Design PE, start of the top module:
module PE (
    input              clk,
    input              CIM_en,
    input              STDW,  
    input              STDR,  
    input        [5:0] STD_A,  
    input        [3:0] weight_in,  
    input      [255:0] act_in,  
    output reg   [3:0] weight_out,  
    output reg  [13:0] PSUM  
);
Settings: LEC_CHECK=0, CAP_MARGIN=20, CORE_ASPECT_RATIO=0.92, CORE_MARGIN=2, CORE_UTILIZATION=72, CTS_CLUSTER_DIAMETER=88, CTS_CLUSTER_SIZE=50, GPL_ROUTABILITY_DRIVEN=0, MAX_ROUTING_LAYER=met4, PLACE_DENSITY_LB_ADDON=0.06, SETUP_SLACK_MARGIN=1.3, SLEW_MARGIN=20; clock period 9.6 ns.
run.sh (not shown) runs the stock make flow with config.mk's settings and CLKGATE_MAP_FILE=.
The first run produced a layout that fails on setup timing.
Edit:
CORE_ASPECT_RATIO = default   (was 0.92)
CORE_UTILIZATION = 61   (was 72)
CTS_CLUSTER_DIAMETER = default   (was 88)
CTS_CLUSTER_SIZE = default   (was 50)
GPL_ROUTABILITY_DRIVEN = default   (was 0)
MAX_ROUTING_LAYER = default   (was met4)
PLACE_DENSITY_LB_ADDON = default   (was 0.06)
SETUP_SLACK_MARGIN = default   (was 1.3)
clock period = 13.8 ns   (was 9.6 ns; I/O delays follow)
The new run finished but fails on setup timing.
Global-route usage came out lower by 10 points.
Area after synthesis is unchanged.
Synthesized cell count does not change.
Wire length came out lower by 6.8%.
Non-clock buffer count came out lower by 276.
Edit:
ABC_AREA = 1   (was default)
CORE_UTILIZATION = 72   (was 61)
CTS_CLUSTER_SIZE = 10   (was default)
PLACE_DENSITY = 0.74   (was default)
TNS_END_PERCENT = 5   (was default)
clock period = 7.17 ns   (was 13.8 ns; I/O delays follow)
What happened:
- The changed run completed, yet does not pass: setup timing
- final area is higher by 7.4%
- clock-buffer cell count is higher by 2
- worst hold slack loses 1.1 ns
Edit:
ABC_AREA = default   (was 1)
CTS_CLUSTER_SIZE = default   (was 10)
MAX_ROUTING_LAYER = met4   (was default)
PLACE_DENSITY = default   (was 0.74)
TNS_END_PERCENT = default   (was 5)
clock period = 12.2 ns   (was 7.17 ns; I/O delays follow)
What happened:
- The new run reached the layout checks and failed them: setup timing
- worst hold slack improves by 0.33 ns
- core utilization fell by 1.5 points
- worst setup slack gains 2.9 ns
- synthesized cell count goes down by about a fifth
- final cell count came out lower by about a fifth
Edit:
ABC_AREA = 1   (was default)
CTS_CLUSTER_SIZE = 96   (was default)
MAX_ROUTING_LAYER = default   (was met4)
clock period = 7.17 ns   (was 12.2 ns; I/O delays follow)
The new run completed, yet does not pass: setup timing.
Hold slack degrades by 0.63 ns.
Utilization went up by 1.8 points.
Flip-flop count is unchanged.
Routed wire length went up by 13%.
First-iteration DRC count went up by 35%.
Non-clock buffer count went up by 203.
Cell count went up by 25%.
Cell area went up by 6.0%.
Global-route usage went up by 2.3 points.
Edit:
ABC_AREA = default   (was 1)
CORE_UTILIZATION = 67   (was 72)
CTS_CLUSTER_SIZE = default   (was 96)
clock period = 18.6 ns   (was 7.17 ns; I/O delays follow)
Now the flow produced a clean layout.
Wire length is lower by about 20%.
Critical path depth shrinks by 2.
Final area shrinks by 11%.
Non-clock buffer count decreases by 567.

---

PE again, from the RTL that the note above started with.
clock: 32.0 ns
lec_check: 0
abc_area: 1
cap_margin: 20
cell_pad_in_sites_detail_placement: 1
cell_pad_in_sites_global_placement: 1
core_aspect_ratio: 1.57
core_margin: 9
core_utilization: 16
cts_cluster_diameter: 285
gpl_routability_driven: 1
gpl_timing_driven: 1
max_routing_layer: met5
min_routing_layer: met2
place_density_lb_addon: 0.25
slew_margin: 0
tns_end_percent: 15
Rerun with:
Settings changed: ABC_AREA 1 to default, CELL_PAD_IN_SITES_DETAIL_PLACEMENT 1 to default, CORE_MARGIN 9 to 2, CORE_UTILIZATION 16 to 58, CTS_CLUSTER_DIAMETER 285 to default, CTS_CLUSTER_SIZE from default to 11, GPL_TIMING_DRIVEN 1 to default, HOLD_SLACK_MARGIN from default to -0.09, MAX_ROUTING_LAYER met5 to met4, MIN_ROUTING_LAYER met2 to default, PLACE_DENSITY_LB_ADDON 0.25 to 0.19.
Clock period 32.0 ns to 31.1 ns, I/O delays scaled along.
Outcome:
- design area fell by roughly a tenth
- routed wire length fell by well over a third
- sequential share of layout area rose by 1.5 points
- die area fell by well over a third
- worst setup slack is better by 330 ps
- synthesized area fell by a few percent
- first-iteration DRC count fell by well over a third
- hold slack is better by 46 ps
- via count fell by well over a third
Rerun with:
Settings changed: CORE_UTILIZATION 58 to 61, CTS_CLUSTER_SIZE 11 to default, HOLD_SLACK_MARGIN -0.09 to default, PLACE_DENSITY from default to 0.64, PLACE_DENSITY_LB_ADDON 0.19 to default, SETUP_SLACK_MARGIN from default to 1.53, SLEW_MARGIN 0 to 20, TNS_END_PERCENT 15 to default.
Clock period 31.1 ns to 13.5 ns, I/O delays scaled along.
After rerunning: Now the flow produced a layout that fails on negative setup slack. Setup slack gets worse by 9300 ps. Non-clock buffer count grows by 215. Hold slack gets worse by 3500 ps. Count of clock-buffer cells in the layout falls by 5.

---

PE again, from the RTL that the note above started with.
// PE
module PE (
    input              clk,
    input              CIM_en,
    input              STDW,  
    input              STDR,  
    input        [5:0] STD_A,  
    input        [3:0] weight_in,  
    input      [255:0] act_in,  
    output reg   [3:0] weight_out,  
    output reg  [13:0] PSUM  
);
reg  [255:0] weight;  
integer i;
always @(posedge clk) begin
    for (i = 0; i < 64; i = i+1) begin
        if (STDW && STD_A == i) begin  
            weight[4*i+3 -: 4] <= weight_in;
        end
    end
end
always@(*) begin
    weight_out = 4'b0;
    PSUM = 14'b0;
    if (STDW) begin  
    end
    else if (STDR) begin  
        weight_out = weight[4*STD_A+3 -: 4];
    end
    else begin  
        if (CIM_en) begin
            for (i = 0; i < 64; i = i+1) begin
                PSUM = PSUM + weight[4*i+3 -: 4] * act_in[4*i+3 -: 4];  
            end
        end
    end
end
endmodule
export LEC_CHECK = 0
export CAP_MARGIN = 20
export CELL_PAD_IN_SITES_GLOBAL_PLACEMENT = 1
export CORE_ASPECT_RATIO = 1.57
export CORE_MARGIN = 9
export CORE_UTILIZATION = 16
export GPL_ROUTABILITY_DRIVEN = 1
export MAX_ROUTING_LAYER = met4
export PLACE_DENSITY_LB_ADDON = 0.21
export SETUP_SLACK_MARGIN = -2.0
export SLEW_MARGIN = 0
create_clock -name core_clock -period 31.1 [get_ports {clk}]
Next try:
Settings changed: CELL_PAD_IN_SITES_GLOBAL_PLACEMENT 1 to 0, CORE_MARGIN 9 to 2, CORE_UTILIZATION 16 to 72, PLACE_DENSITY set to 0.64, PLACE_DENSITY_LB_ADDON 0.21 to unset, SETUP_SLACK_MARGIN -2.0 to unset, SLEW_MARGIN 0 to 20.
Clock period 31.1 ns to 13.5 ns, I/O delays scaled along.
Outcome: Now the flow produced a layout that fails on negative setup slack; critical path depth does not change; count of clock-buffer cells in the layout falls by 14; routed wire length falls by 32%; sequential share of layout area rises by 0.68 points; final cell count falls by 34%; synthesized area stays the same.

---

Starting RTL as in the previous note.
Settings: LEC_CHECK=0, CAP_MARGIN=30, CORE_MARGIN=2, CORE_UTILIZATION=72, CTS_CLUSTER_DIAMETER=29, CTS_CLUSTER_SIZE=80, HOLD_SLACK_MARGIN=0.3, MAX_ROUTING_LAYER=met4, PLACE_DENSITY_LB_ADDON=0.01, SETUP_SLACK_MARGIN=2.71, SLEW_MARGIN=20, TNS_END_PERCENT=40; clock period 10.3 ns.
The first run completed and failed the layout checks on setup timing.
Rerun with:
- CAP_MARGIN: 30 -> 20
- CTS_CLUSTER_DIAMETER: 29 -> unset
- CTS_CLUSTER_SIZE: 80 -> 79
- HOLD_SLACK_MARGIN: 0.3 -> -0.08
- PLACE_DENSITY_LB_ADDON: 0.01 -> unset
- SETUP_SLACK_MARGIN: 2.71 -> 2.77
- TNS_END_PERCENT: 40 -> 5
=>
- The new run finished with setup timing left
- die size stays the same
- synthesized area does not change
- setup slack improves by 640 ps
- hold slack degrades by 310 ps
- count of clock-buffer cells in the layout came out lower by 28
- cell count came out lower by 1.3%
- fmax came out higher by 4.7%
- via count came out lower by 9.6%
Rerun with:
- CORE_UTILIZATION: 72 -> 25
- CTS_CLUSTER_SIZE: 79 -> unset
- HOLD_SLACK_MARGIN: -0.08 -> unset
- MAX_ROUTING_LAYER: met4 -> unset
- SETUP_SLACK_MARGIN: 2.77 -> unset
- TNS_END_PERCENT: 5 -> unset
- clock period: 10.3 -> 27.0 ns (I/O delays scaled with it)
Effect: This time the run produced a clean layout. Core utilization decreases by 58 points. Routed wire length increases by 5.6%. Cell area decreases by 3.3%. Final cell count increases by 19%. Critical path depth increases by 1. Die area increases to 2.8 times its value.
Rerun with:
- CORE_UTILIZATION: 25 -> 40
- CTS_CLUSTER_DIAMETER: unset -> 100
- CTS_CLUSTER_SIZE: unset -> 15
- PLACE_DENSITY_LB_ADDON: unset -> 0.09
- TNS_END_PERCENT: unset -> 15
- clock period: 27.0 -> 20.0 ns (I/O delays scaled with it)
What happened:
- The changed run produced a clean layout
- core utilization grows by 16 points
- routed wire length shrinks by a little under a tenth
- sequential share of layout area increases by 0.46 points
- design area shrinks by a few percent
Rerun with:
- CAP_MARGIN: 20 -> 40
- CELL_PAD_IN_SITES_DETAIL_PLACEMENT: unset -> 2
- CORE_MARGIN: 2 -> 3
- CTS_CLUSTER_DIAMETER: 100 -> unset
- CTS_CLUSTER_SIZE: 15 -> 81
- PLACE_DENSITY_LB_ADDON: 0.09 -> 0.21
- SETUP_SLACK_MARGIN: unset -> 0.66
- SLEW_MARGIN: 20 -> 35
- TNS_END_PERCENT: 15 -> unset
Outcome: The new run completed with no timing, DRC or antenna violations; utilization goes up by 0.81 points; critical path depth does not change; die area came out higher by 1.2%; area after synthesis does not change; non-clock buffer count rises by 9.
Rerun with:
- CAP_MARGIN: 40 -> 20
- CELL_PAD_IN_SITES_DETAIL_PLACEMENT: 2 -> unset
- CORE_ASPECT_RATIO: unset -> 1.42
- CORE_MARGIN: 3 -> 2
- CORE_UTILIZATION: 40 -> 57
- CTS_CLUSTER_DIAMETER: unset -> 100
- CTS_CLUSTER_SIZE: 81 -> 15
- PLACE_DENSITY: unset -> 0.41
- PLACE_DENSITY_LB_ADDON: 0.21 -> unset
- SETUP_SLACK_MARGIN: 0.66 -> unset
- SLEW_MARGIN: 35 -> 20
- TNS_END_PERCENT: unset -> 15
Global-route usage increases by 2.8 points.
Final area decreases by 2.4%.
Final cell count decreases by 8.2%.
Count of clock-buffer cells in the layout decreases by 19.
Routed wire length decreases by 27%.
Die area decreases by 30%.
Worst hold slack is better by 3.5 ps.
Sequential share of layout area increases by 0.36 points.
Utilization increases by 18 points.
Critical path depth increases by 2.
